==> run a: inputs <==
// Controller_FIR
module Controller_FIR (
	input	[7:0] 	VPPG,             
	input 		  	Find_Setting,     
	input 		  	CLK,              
	input 		  	rst_n,            
	output 	[6:0] 	DC_Comp,          
	output 	[3:0] 	pga_Gain,         
	output 		  	LED_IR,           
	output 		  	LED_RED,          
	output  [19:0] 	Out_RED_Filtered, 
	output  [19:0] 	Out_IR_Filtered,  
	output  [3:0] 	LED_Drive         
);
==> flow/config.mk <==
export PLATFORM = sky130hd
export DESIGN_NAME = Controller_FIR
export DESIGN_NICKNAME = Controller_FIR
export VERILOG_FILES = /design/flow/design.v
export SDC_FILE = /design/flow/constraint.sdc
export NUM_CORES = 4
export LEC_CHECK = 0
export ABC_AREA = 1
export CAP_MARGIN = 20
export CELL_PAD_IN_SITES_DETAIL_PLACEMENT = 2
export CELL_PAD_IN_SITES_GLOBAL_PLACEMENT = 3
export CORE_MARGIN = 4
export CORE_UTILIZATION = 63
export CTS_CLUSTER_DIAMETER = 66
export HOLD_SLACK_MARGIN = 0.23
export MAX_ROUTING_LAYER = met4
export MIN_ROUTING_LAYER = met2
export PLACE_DENSITY_LB_ADDON = 0.23
export SLEW_MARGIN = 20
==> flow/constraint.sdc <==
create_clock -name core_clock -period 6.17 [get_ports {CLK}]
set_input_delay 1.2340 -clock core_clock [delete_from_list [all_inputs] [get_ports {CLK}]]
set_output_delay 1.2340 -clock core_clock [all_outputs]
set_load 0.01 [all_outputs]
run.sh (not shown) runs the stock make flow with config.mk's settings and CLKGATE_MAP_FILE=.
==> run b: changes against run a <==
==> flow/config.mk (replaced) <==
export PLATFORM = sky130hd
export DESIGN_NAME = Controller_FIR
export DESIGN_NICKNAME = Controller_FIR
export VERILOG_FILES = /design/flow/design.v
export SDC_FILE = /design/flow/constraint.sdc
export NUM_CORES = 4
export LEC_CHECK = 0
export ABC_AREA = 1
export CAP_MARGIN = 20
export CORE_MARGIN = 2
export CORE_UTILIZATION = 72
export CTS_CLUSTER_DIAMETER = 224
export HOLD_SLACK_MARGIN = 0.29
export PLACE_DENSITY_LB_ADDON = 0.02
export SLEW_MARGIN = 20
export TNS_END_PERCENT = 5
==> flow/constraint.sdc (replaced) <==
create_clock -name core_clock -period 4.02 [get_ports {CLK}]
set_input_delay 0.8040 -clock core_clock [delete_from_list [all_inputs] [get_ports {CLK}]]
set_output_delay 0.8040 -clock core_clock [all_outputs]
set_load 0.01 [all_outputs]
==> summary of the runs <==
Run b reached the layout checks and failed them: negative setup slack. Run a stopped in global placement without I/O, error FLW-0024. In area after synthesis, run b and run a do not differ. In synthesized cell count, run b and run a do not differ. Against run a, the die size of run b is lower by about 14%.

========
==> run C: inputs <==
==> flow/design.v <==
module Controller(Vppg, Find_Setting, CLK, rst_n, DC_Comp, PGA_Gain, CLK_Filter, LED_IR, LED_RED, IR_ADC_Value, RED_ADC_Value, LED_Drive);
input 		CLK;							 
input 		rst_n;							 
input 		Find_Setting;					 
input[7:0] 	Vppg;							 
output reg 			LED_IR;					 
output reg 			LED_RED;				 
output reg			CLK_Filter;				 
output reg  [3:0] 	LED_Drive;				 
output reg  [3:0] 	PGA_Gain;				 
output reg  [6:0] 	DC_Comp;				 
output reg  [7:0]   IR_ADC_Value;			 
output reg  [7:0]   RED_ADC_Value;			 
parameter 		 MAX_RAND_VOLTAGE = 250;
parameter 		 MIN_RAND_VOLTAGE = 5;
parameter		 MITTEL_VOLTAGE   = 127;
localparam[2:0]  INITIAL 			    = 3'b001;  
localparam[2:0]  IDLE         		    = 3'b010;  
localparam[2:0]  FIND_SETTING			= 3'b000;
localparam[2:0]  SWEEP_DC_COMP  		= 3'b011;  
localparam[2:0]  INCREASE_PGA_GAIN      = 3'b100;  
localparam[2:0]  OSCILLATE   	     	= 3'b101;  
localparam[2:0]  FIRST_DC_COMP   		= 3'b110;  
reg [9:0]  	counter;						 
reg [3:0] 	gaintemp;						
reg [3:0] 	PGA_Gain_IR;					 
reg [3:0] 	PGA_Gain_RED;					 
reg [2:0]   currentState, nextState;		 
reg [7:0]   DC_left, DC_right, DC_Comp_temp;  
reg [6:0]   DC_Comp_IR;						 
reg [6:0]   DC_Comp_RED; 				     
reg [1:0]	red_on_flag; 					 
reg [9:0]   min_index;						 
reg [9:0]   max_index;						 
reg [7:0]  	temp_min;						 
reg [7:0]  	temp_max;						 
reg [3:0]   gaintemp_max;
reg [3:0]   gaintemp_min;
reg 		start;
always@(posedge CLK or negedge rst_n) begin
	if(~rst_n)begin
		currentState  <= INITIAL;	
	end
    else begin 
		currentState  <= nextState;
	end
end
always@(posedge CLK) begin
	if(counter == 999) begin
			counter <= 0;
		end
		else if(counter >= 0) begin
		counter <= counter + 1;
		end
	 case(currentState)
		INITIAL: begin  
			nextState          <= FIND_SETTING;
			counter		       <= 0;
			PGA_Gain_RED 	   <= 0;
			PGA_Gain_IR		   <= 0;
			DC_Comp_temp	   <= 0;
			DC_Comp_IR 	       <= 0;
			DC_Comp_RED        <= 0; 
			red_on_flag        <= 1;  
			temp_min		   <= 255;
			temp_max           <= 0;
			min_index		   <= 0;
			max_index 		   <= 0;
			LED_IR			   <= 0;
			LED_RED			   <= 1;
			PGA_Gain		   <= 4'd0;
			gaintemp  		   <= 15;
			LED_Drive 	       <= 8;
			CLK_Filter         <= 0;
			gaintemp_max       <= 0;
			gaintemp_min       <= 0;
			start <= 0;
			DC_Comp            <= 0;
			IR_ADC_Value       <= 0;
			RED_ADC_Value      <= 0;
		end
		FIND_SETTING: begin  
		if(Find_Setting) begin
			nextState <= IDLE;
			end
		end
		IDLE: begin  
			DC_left	  <= 0;
			DC_right  <= MITTEL_VOLTAGE; 
            case(red_on_flag)   
                0: begin   
					nextState <= FIRST_DC_COMP;
		   		    LED_IR    <= 1;
		            LED_RED   <= 0;
                    DC_Comp   <= 0;
					temp_min  <= 255;
					temp_max  <= 0;
				end
				1: begin   
					nextState <= FIRST_DC_COMP;
		   			LED_IR    <= 0;
		   		    LED_RED   <= 1;
                    DC_Comp   <= 0; 	
					temp_min  <= 255;
					temp_max  <= 0;
				end 
				2: begin   
					if (Vppg < temp_min && LED_RED == 1) begin
		 				temp_min  <= Vppg;
		 				min_index <= counter;  
		 				nextState <= IDLE;
					end
					if (Vppg > temp_max && LED_RED == 1) begin
		 				temp_max  <= Vppg;
		 				max_index <= counter;  
						nextState <= IDLE;
					end
					if (counter == 999 && LED_RED == 1)begin  
						nextState <= SWEEP_DC_COMP;  
					end	
					if(LED_IR == 1) begin
						nextState <= SWEEP_DC_COMP;
					end				    
				end
                default:;
            endcase
		end 
		FIRST_DC_COMP:begin	 
			if ((DC_right - DC_left) > 1)begin 
				if(Vppg < MITTEL_VOLTAGE)begin
					DC_right 	    <= 	DC_Comp;
					DC_Comp_temp	<=  DC_Comp + DC_left;
					DC_Comp  		<=  DC_Comp_temp >>1;
				end else if(Vppg > MITTEL_VOLTAGE)begin
					DC_left 	    <=	DC_Comp;
					DC_Comp_temp 	<=  DC_Comp + DC_right;
					DC_Comp 	    <=  DC_Comp_temp >> 1;
				end else begin
					DC_left			<=	DC_Comp;
					DC_right		<=	DC_Comp;
				end	
			end else begin
				red_on_flag     	<=	 2;
				nextState			<= 	IDLE;					
			end
	    end
		SWEEP_DC_COMP: begin   
				if (counter < (((min_index +max_index) >> 1) + 7) && counter >= (((min_index + max_index) >> 1) - 7))begin 
					if(Vppg < MITTEL_VOLTAGE)begin
						DC_right 	    <= 	DC_Comp;
						DC_Comp_temp	<=  DC_Comp + DC_left;
						DC_Comp  		<=  DC_Comp_temp >>1;
					end else if(Vppg > MITTEL_VOLTAGE)begin
						DC_left 	    <=	DC_Comp;
						DC_Comp_temp    <=  DC_Comp + DC_right;
						DC_Comp 	    <=  DC_Comp_temp >> 1;
					end else begin
						DC_left			<=	DC_Comp;
						DC_right		<=	DC_Comp;
						nextState 		<= INCREASE_PGA_GAIN;
					end	
				end else if (counter >= (((min_index +max_index) >> 1) + 7)) begin 
					nextState	    <= INCREASE_PGA_GAIN;
				end         
		end
		INCREASE_PGA_GAIN: begin  
			if((counter >= max_index) && counter <= (max_index + 4'd15)) begin  
				if(Vppg < MAX_RAND_VOLTAGE) begin
					PGA_Gain <= PGA_Gain + 4'd1;
				end
				else begin
					gaintemp_max <= PGA_Gain;   
				end
				if(counter == (max_index + 4'd15)) begin   
					PGA_Gain <= 4'd0;
					start <= 1;
				end
			end
			if(start) begin
				start <= 0;
				if(2000 < gaintemp_max) begin
					red_on_flag    <= 0 ;
					counter    	   <= 0;  
					if(LED_IR) begin					 
						DC_Comp_IR    <= DC_Comp;		 
						PGA_Gain_IR   <= gaintemp_min; 	 
						nextState     <= OSCILLATE;
						PGA_Gain      <= 4'd0;  
						gaintemp      <= 15;
						gaintemp_max  <= 0;
						gaintemp_min  <= 0;
					end
					if(LED_RED) begin
						DC_Comp_RED   <= DC_Comp;		 
						PGA_Gain_RED  <= gaintemp_min;   
						nextState  	  <= IDLE; 			 
						PGA_Gain   	  <= 4'd0; 			 
						gaintemp      <= 15;
						gaintemp_max  <= 0;
						gaintemp_min  <= 0;
						LED_RED	      <= 0;
						LED_IR	      <= 1;
					end
				end
				else begin	
					red_on_flag 	  <= 0 ;
					counter    	      <= 0;  
					if(LED_IR) begin
						DC_Comp_IR    <= DC_Comp;		     
						PGA_Gain_IR   <= gaintemp_max; 		 
						nextState     <= OSCILLATE;			 
						PGA_Gain      <= 4'd0;  
						gaintemp      <= 15;
						gaintemp_max  <= 0;
						gaintemp_min  <= 0;
						LED_RED	      <= 1;
						LED_IR	      <= 0;
					end
					if(LED_RED) begin
						DC_Comp_RED   <= DC_Comp;			 
						PGA_Gain_RED  <= gaintemp_max;		 
						nextState     <= IDLE; 				 
						PGA_Gain      <= 4'd0; 				 
						gaintemp      <= 15;
						gaintemp_max  <= 0;
						gaintemp_min  <= 0;
						LED_RED	  	  <= 0;
						LED_IR	      <= 1;
					end
				end
			end
		end 
		OSCILLATE: begin  
			CLK_Filter <=~CLK_Filter;  
			if(counter == 9) begin	  
				LED_RED <= ~LED_RED; 
				LED_IR  <= ~LED_IR;
				counter <= 0;  
				if(LED_IR) begin
					DC_Comp  	  <= DC_Comp_RED;
					PGA_Gain 	  <= PGA_Gain_RED;
					IR_ADC_Value  <= Vppg;  
				end
				if(LED_RED) begin
					DC_Comp 	  <= DC_Comp_IR;
					PGA_Gain 	  <= PGA_Gain_IR;
					RED_ADC_Value <= Vppg;  
				end
			end	
		end
		default: nextState <= IDLE;
	endcase
end
endmodule
module FIR_Filter(
    input wire CLK,                  
    input wire CLK_Filter,           
    input wire [7:0] input_data,     
    input wire rst_n,                
    output reg [19:0] output_data    
);
parameter NUM_SHI_REGS = 22;	 
parameter NUM_ADD_REGS = 11;     
reg     [7:0]   shift_regs   [NUM_SHI_REGS-1:0];   
reg     [8:0]   add_regs     [NUM_ADD_REGS-1:0];   
reg 	[16:0]  order[NUM_ADD_REGS-1:0];  
wire    [7:0]   COEFFICIENTS [NUM_ADD_REGS-1:0];   
assign COEFFICIENTS[0]  =    8'd2;
assign COEFFICIENTS[1]  =    8'd10;
assign COEFFICIENTS[2]  =    8'd16;
assign COEFFICIENTS[3]  =    8'd28;
assign COEFFICIENTS[4]  =    8'd43;
assign COEFFICIENTS[5]  =    8'd60;
assign COEFFICIENTS[6]  =    8'd78;
assign COEFFICIENTS[7]  =    8'd95;
assign COEFFICIENTS[8]  =    8'd111;
assign COEFFICIENTS[9]  =    8'd122;
assign COEFFICIENTS[10] =    8'd128;
always @(posedge CLK or negedge rst_n) begin
    if (!rst_n) begin
        shift_regs[0]  <= 8'b0;
        shift_regs[1]  <= 8'b0;
        shift_regs[2]  <= 8'b0;
        shift_regs[3]  <= 8'b0;
        shift_regs[4]  <= 8'b0;
        shift_regs[5]  <= 8'b0;
        shift_regs[6]  <= 8'b0;
        shift_regs[7]  <= 8'b0;
        shift_regs[8]  <= 8'b0;
        shift_regs[9]  <= 8'b0;
        shift_regs[10] <= 8'b0;
        shift_regs[11] <= 8'b0;
        shift_regs[12] <= 8'b0;
        shift_regs[13] <= 8'b0;
        shift_regs[14] <= 8'b0;
        shift_regs[15] <= 8'b0;
        shift_regs[16] <= 8'b0;
        shift_regs[17] <= 8'b0;
        shift_regs[18] <= 8'b0;
        shift_regs[19] <= 8'b0;
        shift_regs[20] <= 8'b0;
        shift_regs[21] <= 8'b0;
        add_regs[0]  <= 9'b0;
        add_regs[1]  <= 9'b0;
        add_regs[2]  <= 9'b0;
        add_regs[3]  <= 9'b0;
        add_regs[4]  <= 9'b0;
        add_regs[5]  <= 9'b0;
        add_regs[6]  <= 9'b0;
        add_regs[7]  <= 9'b0;
        add_regs[8]  <= 9'b0;
        add_regs[9]  <= 9'b0;
        add_regs[10] <= 9'b0;
        order[0]  <= 17'b0;
        order[1]  <= 17'b0;
        order[2]  <= 17'b0;
        order[3]  <= 17'b0;
        order[4]  <= 17'b0;
        order[5]  <= 17'b0;
        order[6]  <= 17'b0;
        order[7]  <= 17'b0;
        order[8]  <= 17'b0;
        order[9]  <= 17'b0;
        order[10] <= 17'b0;
        output_data <= 20'd0;
    end else if (CLK_Filter) begin
        shift_regs[0]  <= input_data;
        shift_regs[1]  <= shift_regs[0];
        shift_regs[2]  <= shift_regs[1];
        shift_regs[3]  <= shift_regs[2];
        shift_regs[4]  <= shift_regs[3];
        shift_regs[5]  <= shift_regs[4];
        shift_regs[6]  <= shift_regs[5];
        shift_regs[7]  <= shift_regs[6];
        shift_regs[8]  <= shift_regs[7];
        shift_regs[9]  <= shift_regs[8];
        shift_regs[10] <= shift_regs[9];
        shift_regs[11] <= shift_regs[10];
        shift_regs[12] <= shift_regs[11];
        shift_regs[13] <= shift_regs[12];
        shift_regs[14] <= shift_regs[13];
        shift_regs[15] <= shift_regs[14];
        shift_regs[16] <= shift_regs[15];
        shift_regs[17] <= shift_regs[16];
        shift_regs[18] <= shift_regs[17];
        shift_regs[19] <= shift_regs[18];
        shift_regs[20] <= shift_regs[19];
        shift_regs[21] <= shift_regs[20];
        add_regs[0]     <= shift_regs[0] + shift_regs[21];
        add_regs[1]     <= shift_regs[1] + shift_regs[20];
        add_regs[2]     <= shift_regs[2] + shift_regs[19];
        add_regs[3]     <= shift_regs[3] + shift_regs[18];
        add_regs[4]     <= shift_regs[4] + shift_regs[17];
        add_regs[5]     <= shift_regs[5] + shift_regs[16];
        add_regs[6]     <= shift_regs[6] + shift_regs[15];
        add_regs[7]     <= shift_regs[7] + shift_regs[14];
        add_regs[8]     <= shift_regs[8] + shift_regs[13];
        add_regs[9]     <= shift_regs[9] + shift_regs[12];
        add_regs[10]    <= shift_regs[10] + shift_regs[11];
        order[0]    <= COEFFICIENTS[0] * add_regs[0];
        order[1]    <= COEFFICIENTS[1] * add_regs[1];
        order[2]    <= COEFFICIENTS[2] * add_regs[2];
        order[3]    <= COEFFICIENTS[3] * add_regs[3];
        order[4]    <= COEFFICIENTS[4] * add_regs[4];
        order[5]    <= COEFFICIENTS[5] * add_regs[5];
        order[6]    <= COEFFICIENTS[6] * add_regs[6];
        order[7]    <= COEFFICIENTS[7] * add_regs[7];
        order[8]    <= COEFFICIENTS[8] * add_regs[8];
        order[9]    <= COEFFICIENTS[9] * add_regs[9];
        order[10]   <= COEFFICIENTS[10] * add_regs[10];
	    output_data <=   order[0] + order[1] + order[2] + order[3] 
                       + order[4] + order[5] + order[6] + order[7] 
                       + order[8] + order[9] + order[10];
    end
end
endmodule
module Controller_FIR (
	input	[7:0] 	VPPG,             
	input 		  	Find_Setting,     
	input 		  	CLK,              
	input 		  	rst_n,            
	output 	[6:0] 	DC_Comp,          
	output 	[3:0] 	pga_Gain,         
	output 		  	LED_IR,           
	output 		  	LED_RED,          
	output  [19:0] 	Out_RED_Filtered, 
	output  [19:0] 	Out_IR_Filtered,  
	output  [3:0] 	LED_Drive         
);
	wire [7:0] IR_ADC_Value, RED_ADC_Value;
	wire 	   CLK_Filter;
	reg        CLK_Filter_q;    
	wire       Filter_En;       
	always @(posedge CLK or negedge rst_n) begin
		if (!rst_n) CLK_Filter_q <= 1'b0;
		else        CLK_Filter_q <= CLK_Filter;
	end
	assign Filter_En = CLK_Filter & ~CLK_Filter_q;
    Controller ct(  .Vppg(VPPG), 
                    .Find_Setting(Find_Setting), 
                    .CLK(CLK), 
                    .rst_n(rst_n), 
                    .DC_Comp(DC_Comp), 
                    .PGA_Gain(pga_Gain), 
                    .CLK_Filter(CLK_Filter), 
                    .LED_IR(LED_IR), 
                    .LED_RED(LED_RED),
                    .IR_ADC_Value(IR_ADC_Value), 
                    .RED_ADC_Value(RED_ADC_Value), 
                    .LED_Drive(LED_Drive)); 
	FIR_Filter red( .CLK(CLK),
                    .CLK_Filter(Filter_En), 
                    .input_data(RED_ADC_Value),
                    .rst_n(rst_n),  
                    .output_data(Out_RED_Filtered));
	FIR_Filter ir(  .CLK(CLK),
                    .CLK_Filter(Filter_En), 
                    .input_data(IR_ADC_Value),
                    .rst_n(rst_n),  
                    .output_data(Out_IR_Filtered));
endmodule
==> flow/run.sh <==
#!/bin/bash
# the make line also repeats each setting of config.mk as NAME=value (left out here)
make -C /OpenROAD-flow-scripts/flow DESIGN_CONFIG=/design/flow/config.mk WORK_HOME=/design/flow/orfs CLKGATE_MAP_FILE= finish
==> flow/config.mk <==
export PLATFORM = sky130hd
export DESIGN_NAME = Controller_FIR
export DESIGN_NICKNAME = Controller_FIR
export VERILOG_FILES = /design/flow/design.v
export SDC_FILE = /design/flow/constraint.sdc
export NUM_CORES = 4
export LEC_CHECK = 0
export CAP_MARGIN = 40
export CORE_MARGIN = 2
export CORE_UTILIZATION = 72
export CTS_CLUSTER_DIAMETER = 361
export CTS_CLUSTER_SIZE = 21
export PLACE_DENSITY_LB_ADDON = 0.01
export SETUP_SLACK_MARGIN = -0.52
export SLEW_MARGIN = 20
export TNS_END_PERCENT = 40
==> flow/constraint.sdc <==
create_clock -name core_clock -period 5.18 [get_ports {CLK}]
set_input_delay 1.0360 -clock core_clock [delete_from_list [all_inputs] [get_ports {CLK}]]
set_output_delay 1.0360 -clock core_clock [all_outputs]
set_load 0.01 [all_outputs]
==> run K: changes against run C <==
==> flow/config.mk (replaced) <==
export PLATFORM = sky130hd
export DESIGN_NAME = Controller_FIR
export DESIGN_NICKNAME = Controller_FIR
export VERILOG_FILES = /design/flow/design.v
export SDC_FILE = /design/flow/constraint.sdc
export NUM_CORES = 4
export LEC_CHECK = 0
export CAP_MARGIN = 20
export CELL_PAD_IN_SITES_GLOBAL_PLACEMENT = 3
export CORE_MARGIN = 2
export CORE_UTILIZATION = 40
export CTS_CLUSTER_DIAMETER = 66
export PLACE_DENSITY = 0.59
export SLEW_MARGIN = 20
==> flow/constraint.sdc (replaced) <==
create_clock -name core_clock -period 10.0 [get_ports {CLK}]
set_input_delay 2.0000 -clock core_clock [delete_from_list [all_inputs] [get_ports {CLK}]]
set_output_delay 2.0000 -clock core_clock [all_outputs]
set_load 0.01 [all_outputs]
==> run Z: changes against run C <==
==> flow/config.mk (replaced) <==
export PLATFORM = sky130hd
export DESIGN_NAME = Controller_FIR
export DESIGN_NICKNAME = Controller_FIR
export VERILOG_FILES = /design/flow/design.v
export SDC_FILE = /design/flow/constraint.sdc
export NUM_CORES = 4
export LEC_CHECK = 0
export ABC_AREA = 1
export CAP_MARGIN = 20
export CORE_MARGIN = 2
export CORE_UTILIZATION = 72
export CTS_CLUSTER_DIAMETER = 224
export PLACE_DENSITY_LB_ADDON = 0.02
export SLEW_MARGIN = 20
==> flow/constraint.sdc (replaced) <==
create_clock -name core_clock -period 5.2 [get_ports {CLK}]
set_input_delay 1.0400 -clock core_clock [delete_from_list [all_inputs] [get_ports {CLK}]]
set_output_delay 1.0400 -clock core_clock [all_outputs]
set_load 0.01 [all_outputs]
==> comparison <==
Run K completed without violations. Run C completed and failed the layout checks on negative setup slack. Run Z completed, yet does not pass: negative setup slack.
In run Z the hold slack is lower than in run K, by 0.0045 ns.
Global-route usage, lowest first: run K, run C, run Z.
Final cell count, highest first: run Z, run K, run C.
==> figures <==
|  | run Z | run C | run K |
|---|---|---|---|
| Status | finished with violations | finished with violations | no timing/DRC/antenna violations |
| Violated checks | negative setup slack | negative setup slack | - |
| Xor-xnor portion of the synthesized cell area | 1.17% | 4.77% | 4.77% |
| Final antenna diode count | 0 | 0 | 2 |
| Critical path startpoint | ir.order[1][3]$_DFFE_PN0P_ | red.order[1][1]$_DFFE_PN0P_ | red.order[1][1]$_DFFE_PN0P_ |
| Logic area | 39500 µm² | 38800 µm² | 38300 µm² |
| Die area | 98900 µm² | 96800 µm² | 173000 µm² |
| Proportion of synthesized chip area in sequential cells | 37.1% | 37.9% | 37.9% |
| Post-Route WL | 172000 µm | 155000 µm | 179000 µm |
